## router
module router #(
    parameter AXIS_DATA_WIDTH = 40,
    parameter ID_WIDTH = 4,
    parameter CHANNEL_NUMBER = 5,
    parameter BUFFER_LENGTH = 8,
    parameter MAX_ROUTERS_X = 4,
    parameter MAX_ROUTERS_X_WIDTH
    = $clog2(MAX_ROUTERS_X),
    parameter MAX_ROUTERS_Y = 4,
    parameter MAX_ROUTERS_Y_WIDTH
    = $clog2(MAX_ROUTERS_Y),
    parameter ROUTER_X = 1,
    parameter ROUTER_Y = 2,
    parameter STRB_WIDTH = AXIS_DATA_WIDTH/8
)(
    input  clk_i, rst_n_i,
    input  logic [CHANNEL_NUMBER*AXIS_DATA_WIDTH-1:0] in_tdata_i,
    input  logic [CHANNEL_NUMBER*STRB_WIDTH-1:0]      in_tstrb_i,
    input  logic [CHANNEL_NUMBER*STRB_WIDTH-1:0]      in_tkeep_i,
    input  logic [CHANNEL_NUMBER-1:0]                 in_tlast_i,
    input  logic [CHANNEL_NUMBER*ID_WIDTH-1:0]        in_tid_i,
    input  logic [CHANNEL_NUMBER-1:0]                 in_tvalid_i,
    output logic [CHANNEL_NUMBER-1:0]                 in_tready_o,
    output logic [CHANNEL_NUMBER*AXIS_DATA_WIDTH-1:0] out_tdata_o,
    output logic [CHANNEL_NUMBER*STRB_WIDTH-1:0]      out_tstrb_o,
    output logic [CHANNEL_NUMBER*STRB_WIDTH-1:0]      out_tkeep_o,
    output logic [CHANNEL_NUMBER-1:0]                 out_tlast_o,
    output logic [CHANNEL_NUMBER*ID_WIDTH-1:0]        out_tid_o,
    output logic [CHANNEL_NUMBER-1:0]                 out_tvalid_o,
    input  logic [CHANNEL_NUMBER-1:0]                 out_tready_i
);
==> flow/config.mk <==
export PLATFORM = sky130hd
export DESIGN_NAME = router
export DESIGN_NICKNAME = router
export VERILOG_FILES = /design/flow/design.v
export SDC_FILE = /design/flow/constraint.sdc
export NUM_CORES = 4
export LEC_CHECK = 0
export CAP_MARGIN = 5
export CELL_PAD_IN_SITES_DETAIL_PLACEMENT = 0
export CORE_MARGIN = 2
export CORE_UTILIZATION = 72
export CTS_CLUSTER_DIAMETER = 389
export CTS_CLUSTER_SIZE = 28
export HOLD_SLACK_MARGIN = 0.3
export MAX_ROUTING_LAYER = met5
export PLACE_DENSITY_LB_ADDON = 0.0
export SETUP_SLACK_MARGIN = 0.39
export SLEW_MARGIN = 20
export TNS_END_PERCENT = 20
==> flow/constraint.sdc <==
create_clock -name core_clock -period 4.47 [get_ports {clk_i}]
set_input_delay 0.8940 -clock core_clock [delete_from_list [all_inputs] [get_ports {clk_i}]]
set_output_delay 0.8940 -clock core_clock [all_outputs]
set_load 0.01 [all_outputs]
run.sh (not shown) runs the stock make flow with config.mk's settings and CLKGATE_MAP_FILE=.
The first run died in 4_1_cts with DPL-0033.
Then changed:
Settings changed: CAP_MARGIN 5 to 20, CELL_PAD_IN_SITES_DETAIL_PLACEMENT 0 to default, CORE_UTILIZATION 72 to 66, CTS_CLUSTER_DIAMETER 389 to default, CTS_CLUSTER_SIZE 28 to default, HOLD_SLACK_MARGIN 0.3 to default, MAX_ROUTING_LAYER met5 to default, PLACE_DENSITY from default to 0.6, PLACE_DENSITY_LB_ADDON 0.0 to default, SETUP_SLACK_MARGIN 0.39 to default, TNS_END_PERCENT 20 to default.
Clock period 4.47 ns to 5.83 ns, I/O delays scaled along.
Outcome:
- With this change the flow finished but fails on negative setup slack
- area after synthesis stays the same
- die area is higher by 9.0%
- synthesized cell count does not change
Then changed:
Settings changed: CORE_UTILIZATION 66 to 69, CTS_CLUSTER_SIZE from default to 31.
Clock period 5.83 ns to 4.23 ns, I/O delays scaled along.
What happened:
- The changed run completed, yet does not pass: negative setup slack
- count of clock-buffer cells in the layout goes down by 10
- sequential share of layout area goes down by 0.88 points
- setup slack got worse by 1400 ps

========
Setup of run 1:
Starting RTL as in the previous note.
make LEC_CHECK=0 ABC_AREA=1 CAP_MARGIN=20 CORE_ASPECT_RATIO=1.26 CORE_MARGIN=2 CORE_UTILIZATION=72 CTS_CLUSTER_DIAMETER=394 CTS_CLUSTER_SIZE=18 MAX_ROUTING_LAYER=met4 PLACE_DENSITY=0.6 SETUP_SLACK_MARGIN=1.13 SLEW_MARGIN=20 TNS_END_PERCENT=5 finish   # period 4.11 ns
Run 1 finished all stages; layout check result: FAIL, due to setup timing.
### run 1 -> run 2
==> flow/config.mk <==
export PLATFORM = sky130hd
export DESIGN_NAME = router
export DESIGN_NICKNAME = router
export VERILOG_FILES = /design/flow/design.v
export SDC_FILE = /design/flow/constraint.sdc
export NUM_CORES = 4
export LEC_CHECK = 0
export CAP_MARGIN = 20
export CORE_MARGIN = 2
export CORE_UTILIZATION = 45
export PLACE_DENSITY = 0.6
export SLEW_MARGIN = 20
==> flow/constraint.sdc <==
create_clock -name core_clock -period 7.4 [get_ports {clk_i}]
set_input_delay 1.4800 -clock core_clock [delete_from_list [all_inputs] [get_ports {clk_i}]]
set_output_delay 1.4800 -clock core_clock [all_outputs]
set_load 0.01 [all_outputs]
[summary]
- Looking at the reports, run 2 completed the entire flow and the layout it produced met the timing, DRC and antenna checks.
- Compare run 1 and run 2 | overall via count from detail_route higher: run 1
- Worst max-slew margin expressed relative to the limit for run 2 is lower than for run 1.
- The higher global router's overall resource usage of run 1 and run 2 is in run 1.
[inputs] run 3 vs run 2
==> flow/config.mk <==
export PLATFORM = sky130hd
export DESIGN_NAME = router
export DESIGN_NICKNAME = router
export VERILOG_FILES = /design/flow/design.v
export SDC_FILE = /design/flow/constraint.sdc
export NUM_CORES = 4
export LEC_CHECK = 0
export ABC_AREA = 1
export CAP_MARGIN = 20
export CORE_MARGIN = 2
export CORE_UTILIZATION = 72
export PLACE_DENSITY = 0.6
export SLEW_MARGIN = 20
==> flow/constraint.sdc <==
create_clock -name core_clock -period 6.3 [get_ports {clk_i}]
set_input_delay 1.2600 -clock core_clock [delete_from_list [all_inputs] [get_ports {clk_i}]]
set_output_delay 1.2600 -clock core_clock [all_outputs]
set_load 0.01 [all_outputs]
[summary]
Completing all stages was not enough for run 3: its layout failed the final checks because of setup timing.
Run 2 | status: complete | timing, DRC, antenna: pass
Summary of run 3 over run 2: met3 usage climbed 7.1 points; share of the core filled with cells climbed 31 points.
From run 2 to run 3 the numbers moved as follows: synthesized instance count rose about 65%, final critical-path share of the clock period rose 4.5 points.
The wire length per cell after detailed routing number comes out lower for run 3 vs run 2.
The following lists how run 4 was set up differently from run 3:
-- flow/config.mk --
<<< run 3, line 8
export ABC_AREA = 1
export CAP_MARGIN = 20
export CORE_MARGIN = 2
export CORE_UTILIZATION = 72
export PLACE_DENSITY = 0.6
export SLEW_MARGIN = 20
>>> run 4, line 8
export ABC_AREA = 1
export CAP_MARGIN = 20
export CORE_ASPECT_RATIO = 1.26
export CORE_MARGIN = 2
export CORE_UTILIZATION = 72
export CTS_CLUSTER_DIAMETER = 394
export CTS_CLUSTER_SIZE = 18
export PLACE_DENSITY = 0.6
export SLEW_MARGIN = 20
==> flow/constraint.sdc <==
create_clock -name core_clock -period 4.11 [get_ports {clk_i}]
set_input_delay 0.8220 -clock core_clock [delete_from_list [all_inputs] [get_ports {clk_i}]]
set_output_delay 0.8220 -clock core_clock [all_outputs]
set_load 0.01 [all_outputs]
Results
- In run 4 the implementation completed, yet the final layout does not meet the checks, the culprit being setup timing.
- Run 4 vs. run 3: global-route usage rose 4.2 points; pin count of the biggest net entering global routing fell about 22%; post-CTS setup repair buffer count fell 16; routability congestion estimate from global placement rose 4.5%.
- Core utilization at floorplan ended up 0.25 points higher on run 4 than on run 3.

========
router again, from the RTL that the note above started with.
make LEC_CHECK=0 ABC_AREA=0 CAP_MARGIN=20 CELL_PAD_IN_SITES_GLOBAL_PLACEMENT=3 CORE_ASPECT_RATIO=1.64 CORE_MARGIN=2 CORE_UTILIZATION=41 HOLD_SLACK_MARGIN=0.24 MAX_ROUTING_LAYER=met4 MIN_ROUTING_LAYER=met1 PLACE_DENSITY=0.7 SETUP_SLACK_MARGIN=0.2 SLEW_MARGIN=20 TNS_END_PERCENT=85 finish   # period 9.99 ns
The baseline went through all stages and came out clean.
==> next run, changes <==
ABC_AREA = not set   (was 0)
CELL_PAD_IN_SITES_GLOBAL_PLACEMENT = not set   (was 3)
CORE_ASPECT_RATIO = not set   (was 1.64)
CORE_UTILIZATION = 66   (was 41)
HOLD_SLACK_MARGIN = not set   (was 0.24)
MIN_ROUTING_LAYER = not set   (was met1)
PLACE_DENSITY = 0.6   (was 0.7)
SETUP_SLACK_MARGIN = not set   (was 0.2)
TNS_END_PERCENT = 5   (was 85)
clock period = 4.75 ns   (was 9.99 ns; I/O delays follow)
After rerunning: With this change the flow reached the layout checks and failed them: negative setup slack; area after synthesis does not change; via count came out higher by 6.9%; global-route usage came out higher by 11 points; die area came out lower by 38%; first-iteration DRC count came out higher by 59%; sequential share of layout area came out lower by 1.5 points.
==> next run, changes <==
MAX_ROUTING_LAYER = not set   (was met4)
TNS_END_PERCENT = not set   (was 5)
clock period = 4.11 ns   (was 4.75 ns; I/O delays follow)
Result:
- The new run finished but fails on negative setup slack
- cell count rose by a few percent
- clock-buffer cell count came out lower by 6
- first-iteration DRC count is higher by about a fifth
- routed wire length is higher by roughly a tenth
- worst setup slack is worse by 610 ps
==> next run, changes <==
CORE_UTILIZATION = 70   (was 66)
CTS_CLUSTER_SIZE = 41   (was not set)
PLACE_DENSITY = not set   (was 0.6)
SETUP_SLACK_MARGIN = 0.45   (was not set)
The new run finished but fails on negative setup slack.
Setup slack is worse by 160 ps.
Flip-flop count does not change.
Fmax decreases by 2.5%.
Worst hold slack is better by 22 ps.

========
== willow ==
Starting RTL as in the previous note.
export LEC_CHECK = 0
export CAP_MARGIN = 15
export CORE_MARGIN = 2
export CORE_UTILIZATION = 72
export CTS_CLUSTER_SIZE = 41
export PLACE_DENSITY_LB_ADDON = 0.0
export SETUP_SLACK_MARGIN = -0.34
export SLEW_MARGIN = 20
create_clock -name core_clock -period 5.34 [get_ports {clk_i}]
global routing (5_1_grt): willow exited with error
> inputs changed (willow -> fjord)
- SETUP_SLACK_MARGIN removed (was -0.34)
- CTS_CLUSTER_SIZE removed (was 41)
- PLACE_DENSITY newly set to 0.6
- ABC_AREA newly set to 1
- PLACE_DENSITY_LB_ADDON removed (was 0.0)
- CTS_CLUSTER_DIAMETER newly set to 394
- CAP_MARGIN changed from 15 to 20
- the clock period (ns, I/O delays scaled along) changed from 5.34 to 4.44
Findings:
When the final numbers for fjord and willow were put side by side, the cell area after technology mapping turned out to be greater in fjord. Diff fjord and willow: simple-gate share of the synthesized area higher in fjord. For the average footprint of a synthesized cell, fjord came in about 40% lower than willow did. Although fjord finished all stages, its layout failed final checks on negative setup slack. Per the comparison of fjord with willow, number of H-tree branching levels ~0 delta, die area +about 2.4%, area figure in the yosys stat output +2.5%. Summary — final weighted congestion of routability-driven global placement, fjord relative to willow: higher, by 4.8%.
Edits applied to the flow inputs when going from fjord to nickel:
- CORE_UTILIZATION changed from 72 to 45
- CTS_CLUSTER_DIAMETER removed (was 394)
- ABC_AREA removed (was 1)
- the clock period (ns, I/O delays scaled along) changed from 4.44 to 7.5
### Flow results
- nickel | stages: all done | timing, DRC, antenna: all pass
- Of the two values seen for path category of the worst min-delay check, reg -> reg was produced by nickel and in -> async by fjord.
- nickel vs. fjord: sequential share of layout area went up by 4.5 points.
- Taking fjord as the reference, in nickel count of placed standard cells including taps saw a decrease, non-clock buffer count saw a decrease, delay of the slowest cell on the worst path saw a decrease, routed length on met2 saw a decrease.
- In nickel relative to fjord, placeable core area had gone up by more than half.
Edits applied to the flow inputs when going from nickel to tundra:
- PLACE_DENSITY removed (was 0.6)
- CTS_CLUSTER_DIAMETER newly set to 314
- MIN_ROUTING_LAYER newly set to met2
- PLACE_DENSITY_LB_ADDON newly set to 0.17
- GPL_TIMING_DRIVEN newly set to 0
- TNS_END_PERCENT newly set to 5
- CORE_ASPECT_RATIO newly set to 1.35
- SLEW_MARGIN changed from 20 to 15
- CELL_PAD_IN_SITES_GLOBAL_PLACEMENT newly set to 2
- CORE_UTILIZATION changed from 45 to 55
- HOLD_SLACK_MARGIN newly set to -0.09
- ABC_AREA newly set to 0
- CORE_MARGIN changed from 2 to 4
Results
Status tundra: flow complete, layout not clean - negative setup slack. In the tables for tundra and nickel, global-route usage reads lower with nickel. Summary — hold-critical path depth, tundra relative to nickel: higher, by 1. Taking nickel as the reference, in tundra area of combinational cells with multiple inputs climbed about 1%, clock-buffer cell count dropped 10, total met2 wirelength after detailed routing climbed 6.6 mm, final layout net count climbed about 5%, residual overflow from global routing barely changed.

========
router again, from the RTL that the note above started with.
make LEC_CHECK=0 ABC_AREA=0 CAP_MARGIN=20 CELL_PAD_IN_SITES_GLOBAL_PLACEMENT=2 CORE_ASPECT_RATIO=1.35 CORE_MARGIN=4 CORE_UTILIZATION=55 CTS_CLUSTER_DIAMETER=157 GPL_TIMING_DRIVEN=0 MIN_ROUTING_LAYER=met2 PLACE_DENSITY_LB_ADDON=0.17 SLEW_MARGIN=15 TNS_END_PERCENT=25 finish   # period 7.5 ns
The baseline reached the layout checks and failed them: negative setup slack.
Edit:
Settings changed: ABC_AREA 0 to not set, CELL_PAD_IN_SITES_GLOBAL_PLACEMENT 2 to not set, CORE_ASPECT_RATIO 1.35 to not set, CORE_MARGIN 4 to 2, CORE_UTILIZATION 55 to 70, CTS_CLUSTER_DIAMETER 157 to not set, CTS_CLUSTER_SIZE set to 41, GPL_TIMING_DRIVEN 0 to not set, MIN_ROUTING_LAYER met2 to not set, PLACE_DENSITY_LB_ADDON 0.17 to 0.0, SETUP_SLACK_MARGIN set to 1.21, SLEW_MARGIN 15 to 20, TNS_END_PERCENT 25 to not set.
Clock period 7.5 ns to 4.11 ns, I/O delays scaled along.
After rerunning: The new run completed, yet does not pass: negative setup slack. Clock skew decreases by 14 ps. Area after synthesis stays the same. Wire length increases by 9.1%. Register-to-register slack loses 3000 ps. Via count decreases by 15%.
Edit:
Settings changed: CORE_UTILIZATION 70 to 69, PLACE_DENSITY_LB_ADDON 0.0 to not set, SETUP_SLACK_MARGIN 1.21 to 0.93.
=> The new run finished but fails on negative setup slack; non-clock buffer count climbs by 76; clock-buffer cell count grows by 26; area after synthesis does not change; cell count climbs by 1.1%.
Edit:
Settings changed: CAP_MARGIN 20 to 15, CORE_UTILIZATION 69 to 72, HOLD_SLACK_MARGIN set to 0.29, PLACE_DENSITY_LB_ADDON set to 0.0, SETUP_SLACK_MARGIN 0.93 to 1.02.
=>
- Now the flow finished but fails on max-capacitance violations, max-slew violations, negative setup slack
- worst setup slack got worse by 720 ps
- design area goes down by 1.0%
- wire length goes up by about 27%
- core utilization goes up by 3.0 points

========
Starting RTL as in the previous note.
clock: 8.04 ns
lec_check: 0
cap_margin: 0
cell_pad_in_sites_detail_placement: 2
cell_pad_in_sites_global_placement: 2
core_aspect_ratio: 0.9
core_margin: 5
core_utilization: 26
cts_cluster_diameter: 400
gpl_timing_driven: 0
hold_slack_margin: 0.05
max_routing_layer: met4
min_routing_layer: met1
place_density_lb_addon: 0.27
slew_margin: 20
tns_end_percent: 35
Change:
==> flow/config.mk (replaced) <==
export PLATFORM = sky130hd
export DESIGN_NAME = router
export DESIGN_NICKNAME = router
export VERILOG_FILES = /design/flow/design.v
export SDC_FILE = /design/flow/constraint.sdc
export NUM_CORES = 4
export LEC_CHECK = 0
export CAP_MARGIN = 20
export CORE_MARGIN = 2
export CORE_UTILIZATION = 72
export MAX_ROUTING_LAYER = met4
export PLACE_DENSITY = 0.6
export SLEW_MARGIN = 20
==> flow/constraint.sdc (replaced) <==
create_clock -name core_clock -period 4.78 [get_ports {clk_i}]
set_input_delay 0.9560 -clock core_clock [delete_from_list [all_inputs] [get_ports {clk_i}]]
set_output_delay 0.9560 -clock core_clock [all_outputs]
set_load 0.01 [all_outputs]
After rerunning: With this change the flow stopped in global routing (5_1_grt). Synthesized area is unchanged. Synthesized cell count does not change. Die size goes down by well over a third.
Change:
--- a/flow/config.mk
+++ b/flow/config.mk
@@ -8 +8 @@
-export CAP_MARGIN = 20
+export CAP_MARGIN = 5
@@ -10,0 +11 @@
+export CTS_CLUSTER_DIAMETER = 29
@@ -12 +13 @@
-export PLACE_DENSITY = 0.6
+export SETUP_SLACK_MARGIN = 0.24
==> flow/constraint.sdc (replaced) <==
create_clock -name core_clock -period 3.92 [get_ports {clk_i}]
set_input_delay 0.7840 -clock core_clock [delete_from_list [all_inputs] [get_ports {clk_i}]]
set_output_delay 0.7840 -clock core_clock [all_outputs]
set_load 0.01 [all_outputs]
After rerunning: This time the run ended with an error in clock tree synthesis (4_1_cts). Area after synthesis stays the same. Synthesized cell count does not change. Die size stays the same.
Change:
--- a/flow/config.mk
+++ b/flow/config.mk
@@ -8 +8 @@
-export CAP_MARGIN = 5
+export CAP_MARGIN = 20
@@ -10,4 +10,2 @@
-export CORE_UTILIZATION = 72
-export CTS_CLUSTER_DIAMETER = 29
-export MAX_ROUTING_LAYER = met4
-export SETUP_SLACK_MARGIN = 0.24
+export CORE_UTILIZATION = 66
+export SETUP_SLACK_MARGIN = 1.63
==> flow/constraint.sdc (replaced) <==
create_clock -name core_clock -period 6.5 [get_ports {clk_i}]
set_input_delay 1.3000 -clock core_clock [delete_from_list [all_inputs] [get_ports {clk_i}]]
set_output_delay 1.3000 -clock core_clock [all_outputs]
set_load 0.01 [all_outputs]
With this change the flow completed and failed the layout checks on negative setup slack. Die size rises by 9.0%. Area after synthesis stays the same. Synthesized cell count does not change.
Change:
--- a/flow/config.mk
+++ b/flow/config.mk
@@ -8 +8 @@
-export CAP_MARGIN = 20
+export CAP_MARGIN = 40
@@ -11 +11,2 @@
-export SETUP_SLACK_MARGIN = 1.63
+export MAX_ROUTING_LAYER = met4
+export PLACE_DENSITY = 0.6
==> flow/constraint.sdc (replaced) <==
create_clock -name core_clock -period 4.75 [get_ports {clk_i}]
set_input_delay 0.9500 -clock core_clock [delete_from_list [all_inputs] [get_ports {clk_i}]]
set_output_delay 0.9500 -clock core_clock [all_outputs]
set_load 0.01 [all_outputs]
Result:
- The new run finished with negative setup slack left
- final area goes up by a few percent
- routed wire length goes up slightly
- register-to-register slack got worse by 1800 ps
- worst setup slack got worse by 1400 ps
- core utilization goes up by 2.1 points
